==> inputs of 08-02 <==
==> flow/design.v (excerpt) <==
module ALU(
input clk,
input [15:0]a,b,
input [3*8:0] op,
output  reg [31:0]out
    );
clock: 10.6 ns
lec_check: 0
cap_margin: 20
core_margin: 2
core_utilization: 72
cts_cluster_diameter: 364
cts_cluster_size: 32
hold_slack_margin: 0.25
place_density: 0.35
setup_slack_margin: 3.01
slew_margin: 20
run.sh (not shown) runs the stock make flow with config.mk's settings and CLKGATE_MAP_FILE=.
==> 08-25: changes against 08-02 <==
CORE_UTILIZATION = 28   (was 72)
CTS_CLUSTER_DIAMETER = unset   (was 364)
CTS_CLUSTER_SIZE = unset   (was 32)
HOLD_SLACK_MARGIN = unset   (was 0.25)
PLACE_DENSITY = unset   (was 0.35)
SETUP_SLACK_MARGIN = unset   (was 3.01)
==> flow/constraint.sdc (replaced) <==
create_clock -name core_clock -period 27.1 [get_ports {clk}]
set_input_delay 5.4200 -clock core_clock [delete_from_list [all_inputs] [get_ports {clk}]]
set_output_delay 5.4200 -clock core_clock [all_outputs]
set_load 0.01 [all_outputs]
==> job_summary.md <==
## PnR job results

| Metric | Value |
|---|---|
| Die area | `between 0.06 and 0.07 sq mm` |
| Die Height | `260 um` |
| Core region area | `~0.065 sq mm` |
| Result of the run | `no timing/DRC/antenna violations` |
| Row Count | `roughly 93` |
Source of the figures above: 08-25

==> job_summary.md <==
### Yosys + OpenROAD results

| Metric | Value |
|---|---|
| Result of the run | `did not finish` |
| Last stage | `detailed placement` |
| Tool error | `[ERROR DPL-0038] Utilization greater than 100%, impossible to legalize` |
| Die Height | `164 um` |
| Row Count | `about 58` |
| Core region area | `around 0.025 sq mm` |
Source of the figures above: 08-02


---

==> inputs of run F <==
==> flow/design.v <==
`timescale 1ns / 1ps
module logical(
input [15:0] a,b,
input [3*8:0] sel,
output reg [15:0] x
    );
 always@(*)
begin
    case(sel)
    "~": 
            x=~a;
    "|": 
            x=a|b;
    "&": 
            x=a&b;
    "~&": 
            x=~(a&b);
    "~|": 
            x=~(a|b);
    "^": 
            x=a^b;
    "~^": 
            x=~(a^b);
    "<<": 
            x=a<<1;
    ">>": 
            x=a>>1;
    "asl": 
            x={a[14:0],1'b0};
    "asr": 
            x={a[15],a[15:1]};
    "rol": 
            x={a[14:0],a[15]};
    "ror": 
            x={a[0],a[15:1]};  
    "cmp": 
            if(a>b)
                x=1;
             else if(a<b)
                x=16'hffff;
             else
                x=0;  
     default:
            x=0;
     endcase
end
endmodule
`timescale 1ns / 1ps
module arithmetic(
input [15:0] A,
input [15:0] B,
input [8:0] sel,
output reg [15:0] Sum,
output reg Cout
    );
wire [15:0] B_comp;
twos_comp TC(B,B_comp);
reg [15:0] b;
wire [15:0] S1;
wire c1;
adder A1( A, b, S1, c1);
always @(*)
case(sel)
"+" : begin
        b = B;
        Sum = S1;
        Cout = c1;
      end
"-" : begin
        b = B_comp;
        Sum = S1;
        Cout = 0;
      end       
default : begin
        b = B;
        Sum = 0;
        Cout = 0;
        end       
endcase 
endmodule
module adder(
input [15:0] A,
input [15:0] B,
output [15:0] Sum,
output Cout
    );
wire [2:0] cout_cla;
wire Cin;
assign Cin = 0;
carry_look_ahead CLA1(A[3:0],B[3:0], Cin, cout_cla[0]);
carry_look_ahead CLA2(A[7:4],B[7:4], cout_cla[0], cout_cla[1]);
carry_look_ahead CLA3(A[11:8],B[11:8], cout_cla[1], cout_cla[2] );  
carry_look_ahead CLA4(A[15:12],B[15:12], cout_cla[2], Cout );
ripple_carry_adder RCA1(A[3:0], B[3:0], Cin, Sum[3:0]);
ripple_carry_adder RCA2(A[7:4], B[7:4],cout_cla[0], Sum[7:4]);
ripple_carry_adder RCA3(A[11:8], B[11:8], cout_cla[1], Sum[11:8]);
ripple_carry_adder RCA4(A[15:12], B[15:12], cout_cla[2], Sum[15:12]);  
endmodule
module full_adder(
input a, b, cin,
output sum, cout
);
    assign sum = a ^ b ^ cin;
    assign cout = (a & b) | (b & cin) | (cin & a);
endmodule
module ripple_carry_adder(
    input [3:0] a, b,
    input cin,
    output [3:0] sum
);
    wire [3:0] c;
    full_adder FA1(a[0], b[0], cin, sum[0], c[0]);
    full_adder FA2(a[1], b[1], c[0], sum[1], c[1]);
    full_adder FA3(a[2], b[2], c[1], sum[2], c[2]);
    full_adder FA4(a[3], b[3], c[2], sum[3], c[3]);
endmodule
module carry_look_ahead(
input [3:0]a,b,
input Cin,
output Cout1);
wire [3:0]p,g;
assign p = a^b;
assign g = a&b;
assign Cout1 =  g[3] | (p[3] & g[2]) | (p[3] & p[2] & g[1]) | (p[3] & p[2] & p[1] & g[0]) | (p[3] & p[2] & p[1] & p[0] & Cin);
endmodule
module twos_comp(
input [15:0]B,
output [15:0]B_comp
);
assign B_comp = ~B + 1'b1;
endmodule
`timescale 1ns / 1ps
module multiplier( input clk, input[15:0]A1, B1, output reg [31:0] C);
integer i;
reg [31:0]A2;
reg [15:0]B2;
always@(posedge clk )
begin
		C=0;
		A2[15:0]=A1;
		A2[31:16]=0;
		B2=B1;
        for (i=0;i<16;i=i+1)
        begin
			if(B1[i]==1'b0)
			begin
				C=C+0;
			end
			else
			begin
				C=C+(A1<<i);
			end
		end
end
endmodule
`timescale 1ns / 1ps
module ALU(
input clk,
input [15:0]a,b,
input [3*8:0] op,
output  reg [31:0]out
    );
wire [15:0]z1,z2;
wire [31:0]z3;
reg [15:0] a1, a2, a3, b1, b2, b3;
reg [1:0] sel;
wire Cout;
always @(*)
if(  op == "" || op == "~" || op == "|" || op == "&" || op == "~&" || op == "~|" ||
     op == "^" || op == "~^" || op == ">>" || op == "<<" || op == "asr" || 
     op == "asl" || op == "ror" || op == "rol" || op == "cmp" )
 sel = 2'b00;
else if(op == "+" || op == "-")
    sel = 2'b01;
else if( op == "*" )
    sel = 2'b10;
else
    sel = 2'b00;
logical L(a1, b1, op, z1);
arithmetic AA1( a2,b2,op,z2,Cout);
multiplier M( clk,a3, b3, z3);
always @(*)
case(sel)
2'b00 : begin
        a1 = a;
        a2 = 0;
        a3 = 0;
        b1 = b;
        b2 = 0;
        b3 = 0;
        out[15:0] = z1;
        out[31:16] = 0;
        end
2'b01  : begin
        a1 = 0;
        a2 = a;
        a3 = 0;
        b1 = 0;
        b2 = b;
        b3 = 0;
        out[15:0] = z2;
        out[16] = Cout;
        out[31:17] = 0;
        end     
default :  begin
        a1 = 0;
        a2 = 0;
        a3 = a;
        b1 = 0;
        b2 = 0;
        b3 = b;
       out = z3;
        end            
endcase
endmodule
==> flow/run.sh <==
#!/bin/bash
# the make line also repeats each setting of config.mk as NAME=value (left out here)
make -C /OpenROAD-flow-scripts/flow DESIGN_CONFIG=/design/flow/config.mk WORK_HOME=/design/flow/orfs CLKGATE_MAP_FILE= finish
==> flow/config.mk <==
export PLATFORM = sky130hd
export DESIGN_NAME = ALU
export DESIGN_NICKNAME = ALU
export VERILOG_FILES = /design/flow/design.v
export SDC_FILE = /design/flow/constraint.sdc
export NUM_CORES = 4
export LEC_CHECK = 0
export ABC_AREA = 1
export CAP_MARGIN = 20
export CORE_MARGIN = 2
export CORE_UTILIZATION = 66
export CTS_CLUSTER_DIAMETER = 351
export CTS_CLUSTER_SIZE = 98
export PLACE_DENSITY = 0.4
export SLEW_MARGIN = 20
export TNS_END_PERCENT = 10
==> flow/constraint.sdc <==
create_clock -name core_clock -period 17.1 [get_ports {clk}]
set_input_delay 3.4200 -clock core_clock [delete_from_list [all_inputs] [get_ports {clk}]]
set_output_delay 3.4200 -clock core_clock [all_outputs]
set_load 0.01 [all_outputs]
==> inputs of run M, as changes to run F <==
CORE_UTILIZATION = 72   (was 66)
CTS_CLUSTER_DIAMETER = 94   (was 351)
CTS_CLUSTER_SIZE = 100   (was 98)
PLACE_DENSITY = 0.42   (was 0.4)
TNS_END_PERCENT = 5   (was 10)
==> flow/constraint.sdc (replaced) <==
create_clock -name core_clock -period 18.8 [get_ports {clk}]
set_input_delay 3.7600 -clock core_clock [delete_from_list [all_inputs] [get_ports {clk}]]
set_output_delay 3.7600 -clock core_clock [all_outputs]
set_load 0.01 [all_outputs]
==> inputs of run C, as changes to run F <==
ABC_AREA = default   (was 1)
CTS_CLUSTER_DIAMETER = default   (was 351)
CTS_CLUSTER_SIZE = default   (was 98)
PLACE_DENSITY = default   (was 0.4)
SETUP_SLACK_MARGIN = -0.2   (was default)
TNS_END_PERCENT = 5   (was 10)
==> flow/constraint.sdc (replaced) <==
create_clock -name core_clock -period 23.9 [get_ports {clk}]
set_input_delay 4.7800 -clock core_clock [delete_from_list [all_inputs] [get_ports {clk}]]
set_output_delay 4.7800 -clock core_clock [all_outputs]
set_load 0.01 [all_outputs]
==> inputs of run A, as changes to run F <==
ABC_AREA = default   (was 1)
CORE_UTILIZATION = 61   (was 66)
CTS_CLUSTER_DIAMETER = default   (was 351)
CTS_CLUSTER_SIZE = default   (was 98)
PLACE_DENSITY = default   (was 0.4)
SETUP_SLACK_MARGIN = 5.0   (was default)
TNS_END_PERCENT = default   (was 10)
==> flow/constraint.sdc (replaced) <==
create_clock -name core_clock -period 28.0 [get_ports {clk}]
set_input_delay 5.6000 -clock core_clock [delete_from_list [all_inputs] [get_ports {clk}]]
set_output_delay 5.6000 -clock core_clock [all_outputs]
set_load 0.01 [all_outputs]
==> notes <==
Run C failed in 5_1_grt. Run M ended with an error in 3_5_place_dp, error DPL-0033. Run A completed without violations. Run F aborted during 4_1_cts. Between run C and run M, the lower area after synthesis is in run C (gap 0.81%, measured against run M). Of run F and run C, run F has the higher synthesized cell count (gap 19%, measured against run C). The highest die size belongs to run A, the lowest to run M.
